## CentralProcessingUnit
module CentralProcessingUnit (
  input clock,
  input reset,
  input handInterruptSignalIn,
  input [15:0] IF_memory_read,
  output [15:0] IF_address,
  input [15:0] MEM_memory_read,
  output [1:0] MEM_memory_control,
  output [15:0] MEM_memory_address,
  output [15:0] MEM_target_value,
  output [175:0] register_value
);
wire [15:0] programCounter_0;   
wire [15:0] programCounter_1;   
wire [15:0] programCounter_2;   
wire [15:0] programCounter_3;   
wire [15:0] programCounter_4;   
wire [15:0] programCounter_5;   
wire [15:0] instruction_1_origin;
wire [15:0] instruction_1_selected;
wire [15:0] instruction_2;
wire [15:0] instruction_3;
wire [15:0] instruction_4;
wire [3:0] firstRegisterAddress;
wire [15:0] firstRegisterValueOrigin;
wire [15:0] firstRegisterValueMiddle;
wire [15:0] firstRegisterValueFinal;
wire [3:0] secondRegisterAddress;
wire [15:0] secondRegisterValueOrigin;
wire [15:0] secondRegisterValueMiddle;
wire [15:0] secondRegisterValueFinal;
wire [3:0] targetRegisterAddress_2;
wire [3:0] targetRegisterAddress_3;
wire [3:0] targetRegisterAddress_4;
wire [15:0] targetValue_3;
wire [15:0] targetValue_4;
wire t;
wire [2:0] jumpControl;
wire [1:0] memoryControl;
wire [15:0] dataMemoryAddress;
wire [15:0] dataFetched;
wire [3:0] interruptIndex;
wire interruptSignalDecoder;
wire interruptSignalHandler;
wire interruptSignalHardware;
wire interruptInstructionSignal;
wire [15:0] interruptInstruction;
ProgramCounterAdder pcAdder (
  clock,
  reset,
  programCounter_0,
  instruction_1_selected,
  firstRegisterValueFinal,
  t,
  interruptSignalHandler,
  interruptInstructionSignal,
  jumpControl,
  programCounter_0
);
InstructionFetcher fetcher (
  .clk(clock),
  .rst(reset),
  .current_PC(programCounter_0),
  .mem_read(IF_memory_read),
  .current_IR_addr(IF_address),
  .current_IR(instruction_1_origin)
);
InstructionDecoder decoder (
  clock,
  reset,
  instruction_1_selected,
  firstRegisterAddress,
  secondRegisterAddress,
  targetRegisterAddress_2,
  jumpControl,
  interruptIndex,
  interruptSignalDecoder,
  interruptInstructionSignal
);
InterruptHandler handler (
  clock,
  ...
==> flow/config.mk <==
export PLATFORM = sky130hd
export DESIGN_NAME = CentralProcessingUnit
export DESIGN_NICKNAME = CentralProcessingUnit
export VERILOG_FILES = /design/flow/design.v
export SDC_FILE = /design/flow/constraint.sdc
export NUM_CORES = 4
export LEC_CHECK = 0
export CAP_MARGIN = 20
export CORE_ASPECT_RATIO = 0.76
export CORE_MARGIN = 2
export CORE_UTILIZATION = 40
export CTS_CLUSTER_DIAMETER = 82
export CTS_CLUSTER_SIZE = 21
export PLACE_DENSITY = 0.6
export SETUP_SLACK_MARGIN = 3.02
export SLEW_MARGIN = 20
export TNS_END_PERCENT = 15
==> flow/constraint.sdc <==
create_clock -name core_clock -period 11.0 [get_ports {clock}]
set_input_delay 2.2000 -clock core_clock [delete_from_list [all_inputs] [get_ports {clock}]]
set_output_delay 2.2000 -clock core_clock [all_outputs]
set_load 0.01 [all_outputs]
run.sh (not shown) runs the stock make flow with config.mk's settings and CLKGATE_MAP_FILE=.
The baseline finished clean.
Rerun with:
- CAP_MARGIN: 20 -> 5
- CELL_PAD_IN_SITES_GLOBAL_PLACEMENT: unset -> 1
- CORE_ASPECT_RATIO: 0.76 -> unset
- CTS_CLUSTER_DIAMETER: 82 -> unset
- CTS_CLUSTER_SIZE: 21 -> unset
- PLACE_DENSITY: 0.6 -> unset
- SETUP_SLACK_MARGIN: 3.02 -> unset
- TNS_END_PERCENT: 15 -> unset
Effect: Global-route usage grows by 2.6 points; routed wire length grows by a little under a tenth; via count shrinks by a few percent; worst setup slack gets worse by 0.77 ns; flip-flop count is unchanged; synthesized area is unchanged; critical path depth shrinks by 3; final area shrinks by a few percent; final cell count shrinks by a few percent.
Rerun with:
- CAP_MARGIN: 5 -> 20
- CELL_PAD_IN_SITES_GLOBAL_PLACEMENT: 1 -> unset
- CTS_CLUSTER_DIAMETER: unset -> 90
- PLACE_DENSITY: unset -> 0.6
- SETUP_SLACK_MARGIN: unset -> 3.02
First-iteration DRC count climbs by about 44%.
Power goes up by 16%.
Setup slack gets better by 0.73 ns.
Sequential share of layout area falls by 6.2 points.
Die size is unchanged.
Routed wire length rose by 8.8%.
Hold slack hardly moves.
Clock skew went up by 0.0067 ns.

* * *

Setup of alpha:
CentralProcessingUnit again, from the RTL that the note above started with.
clock: 18.9 ns
lec_check: 0
cap_margin: 20
core_margin: 2
core_utilization: 51
gpl_timing_driven: 1
max_routing_layer: met4
place_density_lb_addon: 0.21
setup_slack_margin: 1.29
slew_margin: 15
Modified inputs, beta compared to alpha
--- a/flow/config.mk
+++ b/flow/config.mk
@@ -8,8 +8,5 @@
 export CAP_MARGIN = 20
 export CORE_MARGIN = 2
-export CORE_UTILIZATION = 51
-export GPL_TIMING_DRIVEN = 1
-export MAX_ROUTING_LAYER = met4
-export PLACE_DENSITY_LB_ADDON = 0.21
-export SETUP_SLACK_MARGIN = 1.29
-export SLEW_MARGIN = 15
+export CORE_UTILIZATION = 40
+export PLACE_DENSITY = 0.6
+export SLEW_MARGIN = 20
==> flow/constraint.sdc <==
create_clock -name core_clock -period 10.8 [get_ports {clock}]
set_input_delay 2.1600 -clock core_clock [delete_from_list [all_inputs] [get_ports {clock}]]
set_output_delay 2.1600 -clock core_clock [all_outputs]
set_load 0.01 [all_outputs]
==> comparison <==
In beta, number of buffers added by the clock tree synthesis step is higher than in alpha.
As far as wire length on met2 is concerned, beta and alpha perform about the same.
Power consumption, beta vs alpha: up by more than half
Yosys synthesis chip area came out exactly the same in alpha and beta.
Setup slack after layout delta for beta relative to alpha: 1.34 ns lower
Density: beta sparser than alpha
Taking beta as 1.0, alpha lands at 0.947 on count of placed standard cells in the final layout, fillers left out.

* * *

CentralProcessingUnit again, from the RTL that the note above started with.
clock: 11.2 ns
lec_check: 0
abc_area: 0
cap_margin: 20
core_aspect_ratio: 1.6
core_margin: 3
core_utilization: 45
cts_cluster_diameter: 133
gpl_timing_driven: 1
max_routing_layer: met4
place_density_lb_addon: 0.21
setup_slack_margin: -0.61
slew_margin: 15
tns_end_percent: 25
The baseline passed the timing, DRC and antenna checks.
Edit:
==> flow/config.mk (replaced) <==
export PLATFORM = sky130hd
export DESIGN_NAME = CentralProcessingUnit
export DESIGN_NICKNAME = CentralProcessingUnit
export VERILOG_FILES = /design/flow/design.v
export SDC_FILE = /design/flow/constraint.sdc
export NUM_CORES = 4
export LEC_CHECK = 0
export CAP_MARGIN = 20
export CORE_MARGIN = 2
export CORE_UTILIZATION = 32
export PLACE_DENSITY = 0.6
export SLEW_MARGIN = 20
==> flow/constraint.sdc (replaced) <==
create_clock -name core_clock -period 10.8 [get_ports {clock}]
set_input_delay 2.1600 -clock core_clock [delete_from_list [all_inputs] [get_ports {clock}]]
set_output_delay 2.1600 -clock core_clock [all_outputs]
set_load 0.01 [all_outputs]
Routed wire length decreases by 4.1%.
Count of clock-buffer cells in the layout rises by 9.
Flip-flop count does not change.
Worst setup slack is better by 0.025 ns.
Critical path depth is lower by 1.
Non-clock buffer count falls by 23.
Sequential share of layout area decreases by 0.61 points.
Utilization decreases by 15 points.
Sequential power goes up by about 4%.
Via count grows by 1.3%.
Final area climbs by 1.7%.
Edit:
--- a/flow/config.mk
+++ b/flow/config.mk
@@ -9,4 +9,5 @@
 export CORE_MARGIN = 2
-export CORE_UTILIZATION = 32
-export PLACE_DENSITY = 0.6
+export CORE_UTILIZATION = 72
+export CTS_CLUSTER_SIZE = 41
+export PLACE_DENSITY_LB_ADDON = 0.22
 export SLEW_MARGIN = 20
==> flow/constraint.sdc (replaced) <==
create_clock -name core_clock -period 9.73 [get_ports {clock}]
set_input_delay 1.9460 -clock core_clock [delete_from_list [all_inputs] [get_ports {clock}]]
set_output_delay 1.9460 -clock core_clock [all_outputs]
set_load 0.01 [all_outputs]
The changed run completed, yet does not pass: negative setup slack.
Clock-buffer cell count falls by 5.
Cell count decreases by 15%.
Die area goes down by 55%.
Total power rose by 12%.
Synthesized cell count stays the same.
Hold slack improves by 0.0084 ns.
Design area drops by 2.9%.
Edit:
--- a/flow/config.mk
+++ b/flow/config.mk
@@ -7,7 +7,8 @@
 export LEC_CHECK = 0
-export CAP_MARGIN = 20
+export CAP_MARGIN = 5
 export CORE_MARGIN = 2
-export CORE_UTILIZATION = 72
-export CTS_CLUSTER_SIZE = 41
-export PLACE_DENSITY_LB_ADDON = 0.22
+export CORE_UTILIZATION = 70
+export CTS_CLUSTER_SIZE = 42
+export MAX_ROUTING_LAYER = met4
+export PLACE_DENSITY = 0.6
 export SLEW_MARGIN = 20
==> flow/constraint.sdc (replaced) <==
create_clock -name core_clock -period 6.18 [get_ports {clock}]
set_input_delay 1.2360 -clock core_clock [delete_from_list [all_inputs] [get_ports {clock}]]
set_output_delay 1.2360 -clock core_clock [all_outputs]
set_load 0.01 [all_outputs]
Outcome: Now the flow stopped in global routing (5_1_grt) (ODB-0269). Die size rose by 2.8%. Synthesized cell count is unchanged. Area after synthesis does not change.

* * *

CentralProcessingUnit again, from the RTL that the note above started with.
export LEC_CHECK = 0
export CAP_MARGIN = 20
export CORE_MARGIN = 2
export CORE_UTILIZATION = 57
export GPL_ROUTABILITY_DRIVEN = 0
export GPL_TIMING_DRIVEN = 1
export PLACE_DENSITY = 0.64
export SETUP_SLACK_MARGIN = 1.12
export SLEW_MARGIN = 30
export TNS_END_PERCENT = 60
create_clock -name core_clock -period 7.11 [get_ports {clock}]
The baseline finished with negative setup slack left.
Edit:
Settings changed: ABC_AREA set to 0, CORE_UTILIZATION 57 to 41, GPL_ROUTABILITY_DRIVEN 0 to not set, GPL_TIMING_DRIVEN 1 to not set, PLACE_DENSITY 0.64 to not set, PLACE_DENSITY_LB_ADDON set to 0.28, SETUP_SLACK_MARGIN 1.12 to 0.4, SLEW_MARGIN 30 to 20, TNS_END_PERCENT 60 to not set.
Clock period 7.11 ns to 6.57 ns, I/O delays scaled along.
What happened: The new run completed, yet does not pass: negative setup slack; routed wire length increases by 8.9%; non-clock buffer count increases by 98; die size increases by 38%; design area increases by 2.8%; total power increases by 10%; worst hold slack stays flat; area after synthesis is unchanged; worst setup slack is worse by 0.34 ns; sequential power increases by 10%; clock-buffer cell count increases by 6.
Edit:
Settings changed: ABC_AREA 0 to not set, CORE_UTILIZATION 41 to 70, CTS_CLUSTER_SIZE set to 42, PLACE_DENSITY set to 0.6, PLACE_DENSITY_LB_ADDON 0.28 to not set, SETUP_SLACK_MARGIN 0.4 to not set.
Clock period 6.57 ns to 7.05 ns, I/O delays scaled along.
What happened:
- The new run completed, yet does not pass: negative setup slack
- cell area falls by roughly a tenth
- routed wire length is higher slightly
- sequential power decreases by a few percent
- setup slack gets worse by 0.095 ns
- final cell count went down by about a fifth
- total power decreases by roughly a tenth
- combinational power decreases by about a fifth
- register-to-register slack degrades by 0.09 ns
Power figures rest on the tool's default switching activity, not on a simulated workload.
